==> inputs of run a <==
==> flow/design.v (excerpt) <==
module pixel_generation(
    input clk,                               
    input reset,                             
    input video_on,                          
    input [9:0] x, y,    
    input KEY_UP, KEY_DOWN, KEY_LEFT, KEY_RIGHT,
    output reg [11:0] rgb                    
    );
    reg [1:0] direction;
    reg [1:0] game_state;
    reg [1:0] lives_rem;
    reg game_result;
    reg [1:0] gs;                            
    reg gr;                                  
    parameter X_MAX = 639;                   
    parameter Y_MAX = 479;                   
    parameter SQ_RGB = 12'h00F;              
    parameter BG_RGB = 12'h000;              
    parameter SQUARE_SIZE = 32;              
    parameter SQUARE_VELOCITY_POS = 1;           
    parameter SQUARE_VELOCITY_NEG = 1;
    parameter RECT_RGB = 12'hFFF;
    parameter FLAG_RGB = 12'hF00;
    parameter FLAG_STICK_RGB = 12'hFF0;
  ...
export LEC_CHECK = 0
export CAP_MARGIN = 20
export CORE_MARGIN = 2
export CORE_UTILIZATION = 67
export CTS_CLUSTER_DIAMETER = 247
export CTS_CLUSTER_SIZE = 86
export MAX_ROUTING_LAYER = met4
export MIN_ROUTING_LAYER = met1
export SETUP_SLACK_MARGIN = -0.04
export SLEW_MARGIN = 20
export TNS_END_PERCENT = 70
create_clock -name core_clock -period 4.84 [get_ports {clk}]
run.sh (not shown) runs the stock make flow with config.mk's settings and CLKGATE_MAP_FILE=.
==> run b: changes against run a <==
CORE_UTILIZATION = 57   (was 67)
CTS_CLUSTER_DIAMETER = unset   (was 247)
CTS_CLUSTER_SIZE = unset   (was 86)
MAX_ROUTING_LAYER = unset   (was met4)
MIN_ROUTING_LAYER = unset   (was met1)
SETUP_SLACK_MARGIN = unset   (was -0.04)
TNS_END_PERCENT = unset   (was 70)
==> flow/constraint.sdc (replaced) <==
create_clock -name core_clock -period 8.35 [get_ports {clk}]
set_input_delay 1.6700 -clock core_clock [delete_from_list [all_inputs] [get_ports {clk}]]
set_output_delay 1.6700 -clock core_clock [all_outputs]
set_load 0.01 [all_outputs]
==> qor summary <==
metric	run a	run b
Hpwl dp	39.3 mm	40.0 mm
Amount of wire on met3 after detailed routing	10.1 mm	9.03 mm
Via density per instance	7.91	7.98
Grt met2 use	75.6%	68.5%
Worst hold slack across all endpoints	0.513 ns	0.535 ns
Number of non-clock buffers in the layout	344	86
Outcome	failed layout checks	no timing/DRC/antenna violations
Layout check failures	setup timing	-
Via count	17,473	15,915
Post-Route Skew	0.0118 ns	0.00706 ns
Number of filler cells placed in the layout	1,038	1,960
Non-filler cells in the finished layout	2,210	1,994
Final estimated routing congestion in global placement	1.27	1.06
Worst path bufs/invs	6	3
Wire length of the first global-routing pass	79.7 mm	81.8 mm
Met2 wire length	21.1 mm	21.3 mm


==> build 62: inputs <==
Starting RTL as in the previous note.
Settings: LEC_CHECK=0, CAP_MARGIN=20, CORE_MARGIN=2, CORE_UTILIZATION=68, CTS_CLUSTER_DIAMETER=394, CTS_CLUSTER_SIZE=99, PLACE_DENSITY=0.36, SETUP_SLACK_MARGIN=-0.46, SLEW_MARGIN=20; clock period 5.06 ns.
==> inputs of trial 31, as changes to build 62 <==
Settings changed: CORE_UTILIZATION 68 to 66, CTS_CLUSTER_DIAMETER 394 to 398, PLACE_DENSITY 0.36 to not set, SETUP_SLACK_MARGIN -0.46 to not set.
==> flow/constraint.sdc (replaced) <==
create_clock -name core_clock -period 7.29 [get_ports {clk}]
set_input_delay 1.4580 -clock core_clock [delete_from_list [all_inputs] [get_ports {clk}]]
set_output_delay 1.4580 -clock core_clock [all_outputs]
set_load 0.01 [all_outputs]
==> inputs of trial 73, as changes to build 62 <==
Settings changed: CORE_UTILIZATION 68 to 40, CTS_CLUSTER_DIAMETER 394 to not set, CTS_CLUSTER_SIZE 99 to not set, PLACE_DENSITY 0.36 to not set, SETUP_SLACK_MARGIN -0.46 to not set.
==> flow/constraint.sdc (replaced) <==
create_clock -name core_clock -period 8.71 [get_ports {clk}]
set_input_delay 1.7420 -clock core_clock [delete_from_list [all_inputs] [get_ports {clk}]]
set_output_delay 1.7420 -clock core_clock [all_outputs]
set_load 0.01 [all_outputs]
==> qor.txt <==
Status: complete, but fails checks
Fail Reasons: negative setup slack
Number of global-route vias before repair: 15.6k
DR iter-0 viols: 4156
WL met3: 9450 um
Post-route clock skew: 0.00201 ns
Met1 Use GR: 72.0%
Setup violators final: 14
Final worst-path setup slack: -0.402 ns
Worst slack at placement: -0.809 ns
Initial Utilization: 69.8%
Source of the figures above: build 62

==> qor.txt <==
Number of global-route vias before repair: 14.1k
Initial Utilization: 67.4%
DR iter-0 viols: 3948
Final worst-path setup slack: 0.237 ns
Post-route clock skew: 0.00215 ns
Met1 Use GR: 69.1%
Setup violators final: 0
Status: complete, no violations
Yosys cell types: 105
WL met3: 9140 um
Worst slack at placement: 0.264 ns
Source of the figures above: trial 31

==> qor.txt <==
DR iter-0 viols: 2598
Status: complete, no violations
Post-route clock skew: 0.0114 ns
CP Buf/Inv Count: 2
Initial Utilization: 40.6%
Final worst-path setup slack: 0.825 ns
Met1 Use GR: 51.1%
Setup violators final: 0
Number of global-route vias before repair: 13.9k
Source of the figures above: trial 73



==> branch delta: inputs <==
pixel_generation again, from the RTL that the note above started with.
clock: 9.57 ns
lec_check: 0
cap_margin: 15
cell_pad_in_sites_global_placement: 1
core_aspect_ratio: 0.91
core_margin: 2
core_utilization: 40
cts_cluster_diameter: 270
cts_cluster_size: 44
hold_slack_margin: -0.01
place_density_lb_addon: 0.13
setup_slack_margin: -0.73
slew_margin: 20
tns_end_percent: 55
==> branch ember (differences from branch delta) <==
==> flow/config.mk (replaced) <==
export PLATFORM = sky130hd
export DESIGN_NAME = pixel_generation
export DESIGN_NICKNAME = pixel_generation
export VERILOG_FILES = /design/flow/design.v
export SDC_FILE = /design/flow/constraint.sdc
export NUM_CORES = 4
export LEC_CHECK = 0
export CAP_MARGIN = 20
export CORE_MARGIN = 2
export CORE_UTILIZATION = 67
export CTS_CLUSTER_DIAMETER = 175
export CTS_CLUSTER_SIZE = 100
export SLEW_MARGIN = 20
==> flow/constraint.sdc (replaced) <==
create_clock -name core_clock -period 10.0 [get_ports {clk}]
set_input_delay 2.0000 -clock core_clock [delete_from_list [all_inputs] [get_ports {clk}]]
set_output_delay 2.0000 -clock core_clock [all_outputs]
set_load 0.01 [all_outputs]
==> branch willow (differences from branch delta) <==
--- a/flow/config.mk
+++ b/flow/config.mk
@@ -7,4 +7,5 @@
 export LEC_CHECK = 0
 export CAP_MARGIN = 15
+export CELL_PAD_IN_SITES_DETAIL_PLACEMENT = 1
 export CELL_PAD_IN_SITES_GLOBAL_PLACEMENT = 1
 export CORE_ASPECT_RATIO = 0.91
@@ -12,5 +13,5 @@
 export CORE_UTILIZATION = 40
 export CTS_CLUSTER_DIAMETER = 270
-export CTS_CLUSTER_SIZE = 44
+export CTS_CLUSTER_SIZE = 68
 export HOLD_SLACK_MARGIN = -0.01
 export PLACE_DENSITY_LB_ADDON = 0.13
==> branch lagoon (differences from branch delta) <==
==> flow/config.mk (replaced) <==
export PLATFORM = sky130hd
export DESIGN_NAME = pixel_generation
export DESIGN_NICKNAME = pixel_generation
export VERILOG_FILES = /design/flow/design.v
export SDC_FILE = /design/flow/constraint.sdc
export NUM_CORES = 4
export LEC_CHECK = 0
export CAP_MARGIN = 20
export CORE_MARGIN = 2
export CORE_UTILIZATION = 60
export SLEW_MARGIN = 20
==> flow/constraint.sdc (replaced) <==
create_clock -name core_clock -period 5.0 [get_ports {clk}]
set_input_delay 1.0000 -clock core_clock [delete_from_list [all_inputs] [get_ports {clk}]]
set_output_delay 1.0000 -clock core_clock [all_outputs]
set_load 0.01 [all_outputs]
==> comparison table <==
metric	branch ember	branch willow	branch lagoon	branch delta
Result of the run	no timing/DRC/antenna violations	no timing/DRC/antenna violations	finished with violations	no timing/DRC/antenna violations
Layout check failures	-	-	negative setup slack	-
Unrepaired setup endpoints after global routing	no	no	yes	no
Global Route met3 Usage	24.3%	12.1%	20.6%	10.1%
Count of inserted tapcells	225	366	260	366
Register fraction of the total cell area	7.17%	7.02%	5.84%	7.02%
N_diodes	0	1	0	1
Critical path data required time	8.00 ns	7.66 ns	4.00 ns	7.66 ns
WL per Instance	26.4 um	29.7 um	25.0 um	27.6 um
Peak-usage layer in the global routing report	met2	met1	met2	met1
Placed insts	1,916	2,070	2,223	2,070
Gp weighted congestion	1.23	0.985	1.22	0.985
Layout net count	1,782	1,795	2,071	1,795
FILL cells	1,468	3,782	1,428	3,148
DP HPWL	36,600 um	46,900 um	41,200 um	43,600 um
CP arrival	6.57 ns	6.96 ns	4.05 ns	6.98 ns
Setup TNS Final	0 ns	0 ns	-0.325 ns	0 ns
Slew at the pin closest to its max-slew limit	1.10 ns	1.07 ns	0.967 ns	0.998 ns
Place WS	1.48 ns	1.05 ns	-0.793 ns	0.994 ns
